Design top_module_d11, start of the top module:
module top_module_d11(
    i_clk,
    i_reset,
    i_start,
    i_load,
    i_enc_dec,
    i_pt1,
    i_pt2,
    i_key1,
    i_key2,
    i_r,
    o_ct1,
    o_ct2,
    o_done
);
input  i_start;
input  i_clk;
input  i_reset;
input  i_enc_dec;
input  i_load;
input  [191 : 0] i_r;
input  [63 : 0] i_pt1;
input  [63 : 0] i_pt2;
input  [127 : 0] i_key1;
input  [127 : 0] i_key2;
output wire [63 : 0] o_ct1;
output wire [63 : 0] o_ct2;
output wire o_done;
parameter IDLE = 2'b0, ROUND_FW = 2'b10, ROUND_BW = 2'b11, HALT = 2'b01;
reg [3 : 0] rnd_cnt;
reg [3 : 0] rnd_next;
reg  subrnd_cnt;
reg  subrnd_next;
reg [1 : 0] state;
reg [1 : 0] next_state;
reg done_reg;
reg done_next;
reg sel1, sel2, sel3, sel4;
reg [3 : 0] rc_sel;
wire rk_sel;
wire [3 : 0] rc_in_xor;
reg enc_dec_reg;
reg enc_dec_next;
wire  [63:0] RCarray [15 : 0];
reg [63 : 0] RC_in;
assign  RCarray[0]  =  64'h0;
assign  RCarray[1]  =  64'h0;
assign  RCarray[2]  =  64'h0;
assign  RCarray[3]  =  64'h13198a2e03707344;
assign  RCarray[4]  =  64'ha4093822299f31d0;
assign  RCarray[5]  =  64'h082efa98ec4e6c89;
assign  RCarray[6]  =  64'h452821e638d01377;
assign  RCarray[7]  =  64'hbe5466cf34e90c6c;
assign  RCarray[8]  =  64'h7ef84f78fd955cb1;
assign  RCarray[9]  =  64'h85840851f1ac43aa;
assign  RCarray[10] =  64'hc882d32f25323c54;
assign  RCarray[11] =  64'h64a51195e0e3610d;
assign  RCarray[12] =  64'hd3b5a399ca0c2399;
  ...
Settings: LEC_CHECK=0, ABC_AREA=0, CAP_MARGIN=0, CELL_PAD_IN_SITES_GLOBAL_PLACEMENT=0, CORE_ASPECT_RATIO=1.15, CORE_MARGIN=2, CORE_UTILIZATION=72, CTS_CLUSTER_DIAMETER=134, CTS_CLUSTER_SIZE=57, HOLD_SLACK_MARGIN=0.01, PLACE_DENSITY_LB_ADDON=0.0, SETUP_SLACK_MARGIN=0.7, SLEW_MARGIN=15; clock period 2.4 ns.
run.sh (not shown) runs the stock make flow with config.mk's settings and CLKGATE_MAP_FILE=.
The starting point ended with an error in clock tree synthesis on DPL-0038.
==> next run, changes <==
- CAP_MARGIN: 0 -> 25
- CELL_PAD_IN_SITES_GLOBAL_PLACEMENT: 0 -> 3
- CORE_ASPECT_RATIO: 1.15 -> 1.46
- CORE_MARGIN: 2 -> 8
- CORE_UTILIZATION: 72 -> 68
- CTS_CLUSTER_SIZE: 57 -> 14
- PLACE_DENSITY_LB_ADDON: 0.0 -> unset
- SETUP_SLACK_MARGIN: 0.7 -> unset
- SLEW_MARGIN: 15 -> 25
=> With this change the flow aborted during global placement without I/O. Area after synthesis stays the same. Die size came out higher by 15%. Synthesized cell count is unchanged.

========
== violet ==
top_module_d11 again, from the RTL that the note above started with.
make LEC_CHECK=0 ABC_AREA=1 CAP_MARGIN=25 CELL_PAD_IN_SITES_GLOBAL_PLACEMENT=3 CORE_ASPECT_RATIO=0.86 CORE_MARGIN=8 CORE_UTILIZATION=30 CTS_CLUSTER_DIAMETER=134 HOLD_SLACK_MARGIN=0.01 PLACE_DENSITY=0.4 SETUP_SLACK_MARGIN=-0.34 SLEW_MARGIN=25 finish   # period 3.51 ns
violet -> stages 100% | layout checks FAIL | negative setup slack
The following lists how nickel was set up differently from violet:
- changing CORE_ASPECT_RATIO from 0.86 to 0.71
- removing PLACE_DENSITY (formerly 0.4)
- changing CORE_MARGIN from 8 to 2
- changing SETUP_SLACK_MARGIN from -0.34 to -0.22
- changing CORE_UTILIZATION from 30 to 58
- changing CELL_PAD_IN_SITES_GLOBAL_PLACEMENT from 3 to 0
- changing ABC_AREA from 1 to 0
==> comparison <==
- STATUS run=nickel STAGES=ALL_DONE FINAL_CHECKS=FAILED CAUSE=negative setup slack
- The final report for violet shows a completed flow and a layout that fails verification, specifically negative setup slack.
- Area overhead of the layout relative to synthesis (lower): violet
- nickel — number of clock buffers in the layout 18% lower, violet as reference
The inputs of onyx differ from those of nickel as listed below.
- an added PLACE_DENSITY of 0.58
- a change of CORE_UTILIZATION from 58 to 55
- a deleted SETUP_SLACK_MARGIN that had been -0.22
- a change of CORE_ASPECT_RATIO from 0.71 to 1.05
==> comparison <==
[flow] onyx | stages: complete | final checks: fail | reason: negative setup slack. Compared with nickel, onyx degrades final area. The signed area change from the synthesized netlist to the final layout in onyx was higher than what nickel gave.
Inputs modified between onyx and yarrow:
- changing ABC_AREA from 0 to 1
- changing CORE_MARGIN from 2 to 4
- changing CORE_UTILIZATION from 55 to 30
- setting CELL_PAD_IN_SITES_DETAIL_PLACEMENT to 1 for the first time
- setting MIN_ROUTING_LAYER to met2 for the first time
- changing CELL_PAD_IN_SITES_GLOBAL_PLACEMENT from 0 to 3
- setting SETUP_SLACK_MARGIN to 0.66 for the first time
- changing CORE_ASPECT_RATIO from 1.05 to 1.46
- changing HOLD_SLACK_MARGIN from 0.01 to 0.02
- removing PLACE_DENSITY (formerly 0.58)
- changing CTS_CLUSTER_DIAMETER from 134 to 132
- setting PLACE_DENSITY_LB_ADDON to 0.24 for the first time
- changing SLEW_MARGIN from 25 to 0
Notes after the runs:
- Compared yarrow vs onyx, and synthesis-to-finish area growth is down in yarrow.
- Taking onyx as 1.0, yarrow lands at 1.14 on largest net degree at the start of global routing.
- The higher number of buffer and inverter instances along the worst setup path of yarrow and onyx is in onyx.
- Sort yarrow and onyx by chip area line of the yosys report, descending, and yarrow comes first.
- Main combinational cell family by area after synthesis = simple AND/OR/NAND/NOR gates: yarrow; main combinational cell family by area after synthesis = XOR/XNOR gates: onyx
- onyx has a lower total non-filler cell area in the finished layout than yarrow.
- None of the runs yarrow and onyx ends with a clean layout.
- What the final checks of yarrow revealed, after a flow that finished every stage, was a layout that fails on negative setup slack.
- The highest achievable clock rate of yarrow was inferior to that of onyx.
- onyx reports its layer with the highest usage as met2 while yarrow reports met3.
- Sum of net half-perimeters after detailed placement (yarrow over onyx): increase, 110 mm
- yarrow vs onyx, total standard cell area after synthesis went up by about 4.7%.
### yarrow -> quartz
- changing SLEW_MARGIN from 0 to 35
- removing MIN_ROUTING_LAYER (formerly met2)
- setting PLACE_DENSITY to 0.35 for the first time
- removing SETUP_SLACK_MARGIN (formerly 0.66)
- removing PLACE_DENSITY_LB_ADDON (formerly 0.24)
- changing HOLD_SLACK_MARGIN from 0.02 to 0.01
- changing ABC_AREA from 1 to 0
## What came out
Completing all stages was not enough for quartz: its layout failed the final checks because of negative setup slack.
Going from yarrow to quartz, register fraction of the total cell area grows by 0.45 points.
Compared to yarrow, quartz has clock skew 5.9 ps lower.
Measured against yarrow, the cell total after placement of quartz comes out at 0.813 times the reference value.
Fraction of the cycle the final worst path needs down 7.9 points in quartz wrt yarrow
The area share of and-or/or-and cells after synthesis on yarrow is in line with that on quartz.
Compared with yarrow, in quartz cell count after synthesis went down 25%; post-synth net total now sits lower; setup slack increased 280 ps; shortest clock period the worst path allows after layout went down 280 ps.
Compared with yarrow, in quartz routed length on met3 fell about 90%.
Inputs modified between quartz and sierra:
- MAX_ROUTING_LAYER: unset -> met4
- ABC_AREA: 0 -> 1
- PLACE_DENSITY: 0.35 -> unset
- HOLD_SLACK_MARGIN: 0.01 -> unset
- MIN_ROUTING_LAYER: unset -> met2
- SLEW_MARGIN: 35 -> 30
- CORE_MARGIN: 4 -> 2
- CORE_UTILIZATION: 30 -> 34
- CELL_PAD_IN_SITES_DETAIL_PLACEMENT: 1 -> 2
- GPL_ROUTABILITY_DRIVEN: unset -> 0
- PLACE_DENSITY_LB_ADDON: unset -> 0.24
- SETUP_SLACK_MARGIN: unset -> 0.66
Results
| quartz | all stages done | FAIL | negative setup slack |. sierra did not run to completion, as it errored out during global routing. Per the comparison of sierra with quartz, total cell area reported by yosys after synthesis now sits higher; number of instances in the placed design now sits higher; synthesized cell count now sits higher; die width now sits lower. Of sierra and quartz, the higher pre-CTS worst setup slack belongs to quartz. Relative to quartz, the post-cts sizing count measured on sierra has increased by more than 100%. Area share of fa/ha/maj cells after synthesis: sierra < quartz. Across both runs, die area was lower for sierra than for quartz.
